north:
==> flow/design.v (excerpt) <==
module PPU (
    input clk,
    input rst,
    input i_en,
    input [32-1:0] data_in,
    input [11:0] scaling_factor,
    output logic[6:0] data_out,
    output logic valid,
    output logic [31:0] data_in_out
);
make LEC_CHECK=0 ABC_AREA=0 CAP_MARGIN=0 CORE_MARGIN=2 CORE_UTILIZATION=72 CTS_CLUSTER_SIZE=35 GPL_ROUTABILITY_DRIVEN=1 HOLD_SLACK_MARGIN=-0.1 MIN_ROUTING_LAYER=met1 PLACE_DENSITY_LB_ADDON=0.21 SLEW_MARGIN=40 finish   # period 123.0 ns
run.sh (not shown) runs the stock make flow with config.mk's settings and CLKGATE_MAP_FILE=.
north finished end to end and its layout was clean on timing, DRC and antenna.
For south, these inputs were changed with respect to north:
# north
export LEC_CHECK = 0
export ABC_AREA = 0
export CAP_MARGIN = 0
export CORE_MARGIN = 2
export CORE_UTILIZATION = 72
export CTS_CLUSTER_SIZE = 35
export GPL_ROUTABILITY_DRIVEN = 1
export HOLD_SLACK_MARGIN = -0.1
export MIN_ROUTING_LAYER = met1
export PLACE_DENSITY_LB_ADDON = 0.21
export SLEW_MARGIN = 40
create_clock -name core_clock -period 123.0 [get_ports {clk}]
# south
export LEC_CHECK = 0
export CAP_MARGIN = 20
export CORE_MARGIN = 2
export CORE_UTILIZATION = 58
export SLEW_MARGIN = 20
create_clock -name core_clock -period 100.0 [get_ports {clk}]
Finished, but not clean: south, with setup timing. Going from north to south, chip width now sits higher, total die area increased 24%, post-detailed-placement cell area climbed about 13%. north reports its cell with the largest stage delay on the worst path as sky130_fd_sc_hd__nor4_4 while south reports sky130_fd_sc_hd__or4_4. Where design area is concerned, north is better than south. Summary: with north as the reference, critical path depth in south moved up slightly. Relative to north, area growth from synthesis to layout increased by 30 points in south.
Input changes introduced in east (baseline for comparison: south):
# south
export LEC_CHECK = 0
export CAP_MARGIN = 20
export CORE_MARGIN = 2
export CORE_UTILIZATION = 58
export SLEW_MARGIN = 20
create_clock -name core_clock -period 100.0 [get_ports {clk}]
# east
export LEC_CHECK = 0
export CAP_MARGIN = 20
export CORE_MARGIN = 2
export CORE_UTILIZATION = 68
export CTS_CLUSTER_SIZE = 50
export HOLD_SLACK_MARGIN = -0.09
export SLEW_MARGIN = 20
export TNS_END_PERCENT = 5
create_clock -name core_clock -period 103.0 [get_ports {clk}]
- The remaining runs in south and east completed every stage, whereas east halted early.
- south completed end to end; final checks failed (setup timing).
- Re minimum setup slack after placement: east is 1.08 ns down on south.
- east vs. south: post-synthesis instance total was more or less identical; number of synthesized flops with an enable pin was more or less identical.
#### Input delta (west over east)
# east
export LEC_CHECK = 0
export CAP_MARGIN = 20
export CORE_MARGIN = 2
export CORE_UTILIZATION = 68
export CTS_CLUSTER_SIZE = 50
export HOLD_SLACK_MARGIN = -0.09
export SLEW_MARGIN = 20
export TNS_END_PERCENT = 5
create_clock -name core_clock -period 103.0 [get_ports {clk}]
# west
export LEC_CHECK = 0
export CAP_MARGIN = 20
export CORE_MARGIN = 2
export CORE_UTILIZATION = 57
export SLEW_MARGIN = 20
export TNS_END_PERCENT = 5
create_clock -name core_clock -period 98.5 [get_ports {clk}]
Results
west: all stages done; final checks FAILED (setup timing).
Diff west..east | count of instantiated cells in the yosys netlist | unchanged
Reported for east and west, H-tree depth reported by CTS turned out identical to the last digit.
east -> west: number of buffers added by the clock tree synthesis step delta 0, exact match
Relative to east, the count of instances resized after the clock tree is built of west is higher by 4.
Number of placed instances, taps included in west vs east: up 414
[compare] base=east new=west: area fraction in full adders, half adders and majority gates has remained practically unchanged; minimum setup slack after placement has increased.
Delta (west minus east): area of the placeable core climbed 19%; horizontal die dimension now larger; synthesized cell count closely matched the old numbers.
west vs. east: total die size went up by 6900 sq um.
Input changes introduced in middle (baseline for comparison: west):
# west
export LEC_CHECK = 0
export CAP_MARGIN = 20
export CORE_MARGIN = 2
export CORE_UTILIZATION = 57
export SLEW_MARGIN = 20
export TNS_END_PERCENT = 5
create_clock -name core_clock -period 98.5 [get_ports {clk}]
# middle
export LEC_CHECK = 0
export CAP_MARGIN = 20
export CORE_MARGIN = 2
export CORE_UTILIZATION = 40
export SETUP_SLACK_MARGIN = 5.0
export SLEW_MARGIN = 20
create_clock -name core_clock -period 115.0 [get_ports {clk}]
Notes after the runs:
The met2 track demand over resource number comes out higher for west vs middle.
On post-detailed-placement half-perimeter wirelength: middle sits below west.
The critical path depth of middle is lower than that of west.
middle against west: number of rows created at floorplan up 20%; final design area excluding fillers lower; count of state elements after synthesis shows no meaningful change.
Compared with west, middle has extra setup slack.
The flow did not stop early for middle: all stages ran, and the layout cleared the timing, design-rule and antenna checks.
Core box area in middle is 44% higher than in west
Re hold slack: middle is 3.02 ns up on west.


## JK
Starting RTL as in the previous note.
==> flow/design.v (excerpt) <==
module PPU (
    input clk,
    input rst,
    input i_en,
    input [32-1:0] data_in,
    input [11:0] scaling_factor,
    output logic[6:0] data_out,
    output logic valid,
    output logic [31:0] data_in_out
);
clock: 182.0 ns
lec_check: 0
abc_area: 0
cap_margin: 0
core_aspect_ratio: 0.5
core_margin: 2
core_utilization: 64
cts_cluster_diameter: 53
cts_cluster_size: 10
gpl_routability_driven: 0
min_routing_layer: met1
place_density: 0.42
setup_slack_margin: 5.0
slew_margin: 20
tns_end_percent: 5
JK reached the end of the flow, and the finished layout is clean on the timing, design-rule and antenna checks.
Input changes introduced in MS (baseline for comparison: JK):
- removing CTS_CLUSTER_SIZE (formerly 10)
- removing SETUP_SLACK_MARGIN (formerly 5.0)
- removing MIN_ROUTING_LAYER (formerly met1)
- changing CORE_UTILIZATION from 64 to 40
- removing ABC_AREA (formerly 0)
- removing GPL_ROUTABILITY_DRIVEN (formerly 0)
- changing CAP_MARGIN from 0 to 20
- removing CTS_CLUSTER_DIAMETER (formerly 53)
- removing PLACE_DENSITY (formerly 0.42)
- removing TNS_END_PERCENT (formerly 5)
- removing CORE_ASPECT_RATIO (formerly 0.5)
- changing the clock period (ns, I/O delays scaled along) from 182.0 to 115.0
- MS ends up with a number of detailed-routing iterations run before antenna repair that is 1 lower than in JK.
- Signed area change from the synthesized netlist to the final layout ended up 11 points higher on MS than on JK.
- Between JK and MS, wire length on met2 increased.
- Re sequential share of cell area: JK and MS aren't equal, and the lower value belongs to MS.
- Cmp MS vs JK: via count higher in MS
- Wire length of the first global-routing pass (JK / MS): 0.900
- The proportion of cell area spent on the clock network of JK and that of MS are within noise of each other.
- MS: number of fill cells in the layout 2,727 above JK
